## breakout
module breakout(
    input logic clk,
    input logic right,
    input logic left,
    input logic reset,
    output logic [2:0] red,
    output logic [2:0] green,
    output logic [2:0] blue,
    output logic hsync,
    output logic vsync
    );
logic [9:0] xpos;
logic [9:0] ypos;
vga signal_generator_inst(clk, reset, hsync, vsync, xpos, ypos);
game game_inst(clk, xpos, ypos, right, left, reset, red, green, blue);                                                                  
endmodule
clock: 4.8 ns
lec_check: 0
abc_area: 1
cap_margin: 20
core_margin: 2
core_utilization: 61
cts_cluster_diameter: 70
min_routing_layer: met1
place_density_lb_addon: 0.07
slew_margin: 20
tns_end_percent: 35
run.sh (not shown) runs the stock make flow with config.mk's settings and CLKGATE_MAP_FILE=.
The starting point went through all stages and came out clean.
Rerun with:
- CORE_UTILIZATION: 61 -> 71
- CTS_CLUSTER_DIAMETER: 70 -> default
- MIN_ROUTING_LAYER: met1 -> default
- PLACE_DENSITY_LB_ADDON: 0.07 -> default
- TNS_END_PERCENT: 35 -> default
- clock period: 4.8 -> 6.5 ns (I/O delays scaled with it)
Cell count is lower by a few percent; clock-buffer cell count is higher by 2; worst setup slack improves by 0.46 ns; via count is higher slightly; first-iteration DRC count is higher by about a fifth; critical path depth is lower by 1; final area is lower by a few percent; power is lower by a quarter to a third; synthesized cell count stays the same.


Starting RTL as in the previous note.
clock: 3.86 ns
lec_check: 0
abc_area: 1
cap_margin: 20
core_margin: 2
core_utilization: 71
cts_cluster_diameter: 344
min_routing_layer: met1
place_density_lb_addon: 0.07
slew_margin: 20
tns_end_percent: 35
The first run produced a layout that fails on setup timing.
Next try:
- ABC_AREA: 1 -> not set
- CORE_UTILIZATION: 71 -> 60
- CTS_CLUSTER_DIAMETER: 344 -> 70
- PLACE_DENSITY_LB_ADDON: 0.07 -> not set
- clock period: 3.86 -> 4.44 ns (I/O delays scaled with it)
The new run finished but failed the layout checks on setup timing.
Utilization is lower by 15 points.
Total power goes down by 16%.
Worst hold slack improved by 0.0059 ns.
Non-clock buffer count goes down by 34.
Count of clock-buffer cells in the layout is lower by 1.
Flip-flop count does not change.
Cell area decreases by 12%.
Routed wire length went down by 27%.
Clock power decreases by 15%.
Next try:
- ABC_AREA: not set -> 1
- CORE_UTILIZATION: 60 -> 65
- CTS_CLUSTER_DIAMETER: 70 -> not set
- MIN_ROUTING_LAYER: met1 -> not set
- TNS_END_PERCENT: 35 -> not set
- clock period: 4.44 -> 4.68 ns (I/O delays scaled with it)
Now the flow ran to the end with no violations.
Setup slack improves by 0.50 ns.
Power falls by about 6%.
Design area rose by 6.5%.
Sequential power fell by about 5%.
Clock skew went down by 0.0030 ns.
Sequential share of layout area is lower by 1.7 points.
Critical path depth climbs by 5.
Die area goes up by about 2.8%.
First-iteration DRC count rose by about 65%.


build 17:
Starting RTL as in the previous note.
make LEC_CHECK=0 CAP_MARGIN=10 CORE_ASPECT_RATIO=0.66 CORE_MARGIN=8 CORE_UTILIZATION=31 GPL_ROUTABILITY_DRIVEN=0 GPL_TIMING_DRIVEN=1 HOLD_SLACK_MARGIN=0.3 SETUP_SLACK_MARGIN=2.81 SLEW_MARGIN=15 finish   # period 11.5 ns
> inputs changed (build 17 -> build 7)
Settings: CAP_MARGIN: 10 -> 35; CORE_ASPECT_RATIO: 0.66 -> unset; CORE_UTILIZATION: 31 -> 40; CORE_MARGIN: 8 -> 2; GPL_ROUTABILITY_DRIVEN: 0 -> unset; SETUP_SLACK_MARGIN: 2.81 -> unset; GPL_TIMING_DRIVEN: 1 -> unset; SLEW_MARGIN: 15 -> 35; the clock period (ns, I/O delays scaled along): 11.5 -> 4.52.
Findings:
Of build 17 and build 7, just one finished clean: build 17. Going from build 17 to build 7, proportion of total power due to net switching rose 5.3 points; vertical die dimension about even; hold slack about even. Build 7 ends up with lower met3 layer wire length in the routed design than build 17 does. Relative to build 17, the final cell area reported for build 7 is higher.
What build 49 does differently from build 7 at the input level:
Settings: setting SETUP_SLACK_MARGIN to 1.28 for the first time; changing CORE_MARGIN from 2 to 5; changing the clock period (ns, I/O delays scaled along) from 4.52 to 11.5.
## What came out
Build 49 | stages: all done | timing, DRC, antenna: all pass. Total detailed-routing wirelength went down by a few percent going from build 7 to build 49. Build 7 has a higher total internal power than build 49. In the tables for build 7 and build 49, post-placement cell count reads higher with build 7. Build 7 consumes more power than build 49. In the reports for build 7 and build 49, the smaller total non-filler cell area in the finished layout belongs to build 49. The higher final core utilization came out of build 7. [build 49 vs build 7] global-route usage: lower in build 49. Run comparison: build 7 last element of the critical path green[2]; build 49 last element of the critical path blue[2].
Input-level comparison between build 95 and build 49:
Settings: changing CORE_MARGIN from 5 to 2; removing HOLD_SLACK_MARGIN (formerly 0.3); changing SLEW_MARGIN from 35 to 20; removing SETUP_SLACK_MARGIN (formerly 1.28); changing CORE_UTILIZATION from 40 to 22; changing CAP_MARGIN from 35 to 20; changing the clock period (ns, I/O delays scaled along) from 11.5 to 12.5.
==> comparison <==
- The instance count after placement with tap cells included reported for build 95 is greater than that of build 49 by 272.
- Between build 95 and build 49, it is build 95 whose routed length on met3 is higher, by 230 um.
- Share of the clock period used by the worst path, build 49 and build 95, lower one = build 95.
- Build 95 against build 49: area taken by flip-flops and latches neither gained nor lost much, cell count now sits higher, design area shows an increase of 250 um^2, overall power after layout down about 11%.
Power is estimated from default activity; no workload was simulated.
